## run A
Design alu_top, start of the top module:
module alu_top (
    input             clk,
    input      [31:0] A,
    input      [31:0] B,
    input      [3:0]  ALU_Sel,
    output reg [31:0] ALU_Out,
    output reg        Carryout,
    output reg        Overflow
);
Size in the first run: about 4300 cells after synthesis, roughly 100 I/O pins, about 38000 µm² of cells after synthesis.
Settings: LEC_CHECK=0, CAP_MARGIN=5, CORE_MARGIN=2, CORE_UTILIZATION=66, CTS_CLUSTER_DIAMETER=43, HOLD_SLACK_MARGIN=-0.09, SETUP_SLACK_MARGIN=0.25, SLEW_MARGIN=20; clock period 8.48 ns.
run.sh (not shown) runs the stock make flow with config.mk's settings and CLKGATE_MAP_FILE=.
Run A: PASS, flow complete, no timing, DRC or antenna violations
Input changes introduced in run B (baseline for comparison: run A):
Settings: a deleted CTS_CLUSTER_DIAMETER that had been 43; an added TNS_END_PERCENT of 10; a change of CAP_MARGIN from 5 to 20; a deleted SETUP_SLACK_MARGIN that had been 0.25; a deleted HOLD_SLACK_MARGIN that had been -0.09; an added CTS_CLUSTER_SIZE of 24; a change of CORE_UTILIZATION from 66 to 40; a change of the clock period (ns, I/O delays scaled along) from 8.48 to 9.0.
## What came out
Run B reached the final stage; the timing, design-rule and antenna checks on its layout passed. Run A -> run B: routed metal-1 wire length increased by more than 10%. Delta (run B minus run A): share of the clock period used by the worst path closely matched the old numbers; weighted congestion at the end of routability-driven global placement closely matched the old numbers; aggregate routed wire length increased by 1.6% relative to the old numbers; area enclosed by the die boundary increased by 38000 µm² relative to the old numbers.
Here is what was changed in the inputs of run C compared with run B.
Settings: CTS_CLUSTER_SIZE no longer set, was 24; CORE_UTILIZATION now 33, was 40; TNS_END_PERCENT no longer set, was 10; the clock period (ns, I/O delays scaled along) now 8.62, was 9.0.
==> results <==
Run C ends up with lower initial antenna violation count than run B does. Run C against run B; tally of filler cells in the layout is up by more than 10%. The sequential share of cell area on run B is in line with that on run C. Run B ended up with ALU_Out[31] as its capture point of the critical path; run C ended up with ALU_Out[21].
Input changes introduced in run D (baseline for comparison: run C):
Settings: an added PLACE_DENSITY of 0.65; a change of CORE_UTILIZATION from 33 to 72; an added CTS_CLUSTER_SIZE of 40; an added HOLD_SLACK_MARGIN of 0.3; a change of the clock period (ns, I/O delays scaled along) from 8.62 to 6.23.
==> comparison <==
Run D: complete, dirty (setup timing)
Taking run C as the reference, in run D via total after detailed routing +about 16%; die size down 54%; cell count has decreased.
[run D vs run C] sequential share of cell area: lower in run D
The final estimated routing congestion in global placement in run C is 0.922 times that in run D.
Changes observed in run D relative to run C: number of placement rows shrank by 32%, clock skew did not really move, global-route usage over all layers now larger.
Relative to run C, the post-route cell area of run D is higher by about 11%.

---

== pepper ==
alu_top again, from the RTL that the note above started with.
make LEC_CHECK=0 ABC_AREA=1 CAP_MARGIN=25 CELL_PAD_IN_SITES_DETAIL_PLACEMENT=2 CORE_ASPECT_RATIO=1.6 CORE_MARGIN=4 CORE_UTILIZATION=57 CTS_CLUSTER_SIZE=27 GPL_ROUTABILITY_DRIVEN=0 GPL_TIMING_DRIVEN=1 MAX_ROUTING_LAYER=met5 MIN_ROUTING_LAYER=met2 PLACE_DENSITY_LB_ADDON=0.22 SETUP_SLACK_MARGIN=-0.13 SLEW_MARGIN=20 finish   # period 9.0 ns
The flow ended early for pepper: it failed with a tool error in detailed placement (3_5_place_dp).
### pepper -> willow
Settings: a deleted CORE_ASPECT_RATIO that had been 1.6; a change of CORE_UTILIZATION from 57 to 40; a deleted ABC_AREA that had been 1; a deleted CELL_PAD_IN_SITES_DETAIL_PLACEMENT that had been 2; a deleted GPL_TIMING_DRIVEN that had been 1; a deleted GPL_ROUTABILITY_DRIVEN that had been 0; a change of CAP_MARGIN from 25 to 20; a change of CORE_MARGIN from 4 to 2; a deleted MIN_ROUTING_LAYER that had been met2; a deleted SETUP_SLACK_MARGIN that had been -0.13; a deleted MAX_ROUTING_LAYER that had been met5; a deleted CTS_CLUSTER_SIZE that had been 27; a deleted PLACE_DENSITY_LB_ADDON that had been 0.22; a change of the clock period (ns, I/O delays scaled along) from 9.0 to 8.62.
--- outcome ---
Summary of willow over pepper: die height lower; placeable core region now larger; gate count after technology mapping lower. willow went all the way through synthesis, placement and routing and the layout is clean on timing, DRC and antenna. Diff pepper -> willow: number of cell rows went down, number of distinct library cells after synthesis went up 33, sequential area share after synthesis climbed 0.39 points, synthesized-area fraction occupied by ao, oa, aoi and oai cells grew by 3.7 points. Comparing willow and pepper, the lower netlist area before placement is on willow.
Edits applied to the flow inputs when going from willow to fjord:
Settings: CTS_CLUSTER_SIZE: unset -> 50; PLACE_DENSITY: unset -> 0.64; CORE_UTILIZATION: 40 -> 72; HOLD_SLACK_MARGIN: unset -> -0.1; the clock period (ns, I/O delays scaled along): 8.62 -> 6.73.
Findings:
- The run showing the greater setup total negative slack is willow.
- Cmp willow and fjord / worst setup slack / higher: willow
- Between willow and fjord, number of setup buffers added after CTS is higher for fjord, willow comes in under that.
- willow: PASS, flow complete, no timing, DRC or antenna violations
- The final report for fjord shows a completed flow and a layout that fails verification, specifically negative setup slack.
- | post-synth tally of flip-flops with integrated enable | willow vs fjord | ≈ equal |

---

The RTL this note starts from:
==> flow/design.v <==
module ALU (A, B, ALU_Sel, ALU_Out, Carryout, Overflow);
parameter ADD  = 0;
parameter SUB  = 1;
parameter MUL_HIGH = 2;
parameter MUL_LOW = 3;
input [31:0] A;
input [31:0] B;
input [3:0] ALU_Sel;
output [31:0] ALU_Out;
output Carryout;
output Overflow;
reg[31:0] ALU_32Result;
reg[63:0] ALU_64Result;
always @(*)
begin
    ALU_32Result = 32'h00000000;
    ALU_64Result = 64'h0000000000000000;
    case(ALU_Sel)
        ADD:        ALU_32Result = A + B;
        SUB:        ALU_32Result = A - B;
        MUL_HIGH:	ALU_64Result = A * B;
        MUL_LOW:	ALU_64Result = A * B;
        default:
        begin
            ALU_32Result = 32'h00000000;
            ALU_64Result = 64'h0000000000000000;
        end
    endcase
end
assign ALU_Out = (ALU_Sel == MUL_LOW)? ALU_64Result[31:0]: (ALU_Sel == MUL_HIGH)? ALU_64Result[63:32]:ALU_32Result[31:0];
assign Carryout = 1'b0;
assign Overflow = 1'b0;
endmodule
module alu_top (
    input             clk,
    input      [31:0] A,
    input      [31:0] B,
    input      [3:0]  ALU_Sel,
    output reg [31:0] ALU_Out,
    output reg        Carryout,
    output reg        Overflow
);
reg [31:0] a_q, b_q;
reg [3:0]  sel_q;
wire [31:0] out_d;
wire        carry_d, ovf_d;
ALU u_alu (
    .A(a_q), .B(b_q), .ALU_Sel(sel_q),
    .ALU_Out(out_d), .Carryout(carry_d), .Overflow(ovf_d)
);
always @(posedge clk) begin
    a_q      <= A;
    b_q      <= B;
    sel_q    <= ALU_Sel;
    ALU_Out  <= out_d;
    Carryout <= carry_d;
    Overflow <= ovf_d;
end
endmodule
make LEC_CHECK=0 ABC_AREA=1 CAP_MARGIN=15 CORE_ASPECT_RATIO=1.03 CORE_MARGIN=10 CORE_UTILIZATION=55 CTS_CLUSTER_DIAMETER=272 CTS_CLUSTER_SIZE=100 GPL_ROUTABILITY_DRIVEN=0 MIN_ROUTING_LAYER=met1 PLACE_DENSITY=0.6 SETUP_SLACK_MARGIN=0.51 SLEW_MARGIN=20 TNS_END_PERCENT=15 finish   # period 10.2 ns
Change:
ABC_AREA = not set   (was 1)
CORE_MARGIN = 2   (was 10)
CORE_UTILIZATION = 72   (was 55)
CTS_CLUSTER_DIAMETER = not set   (was 272)
CTS_CLUSTER_SIZE = not set   (was 100)
GPL_ROUTABILITY_DRIVEN = 1   (was 0)
PLACE_DENSITY = 0.64   (was 0.6)
SETUP_SLACK_MARGIN = not set   (was 0.51)
clock period = 6.79 ns   (was 10.2 ns; I/O delays follow)
Outcome: This time the run completed and failed the layout checks on negative setup slack; global-route usage grows by 17 points; design area went up by about 4.5%; cell count came out lower by about 20%; utilization is higher by 29 points; routed wire length decreases by about 1.8%.
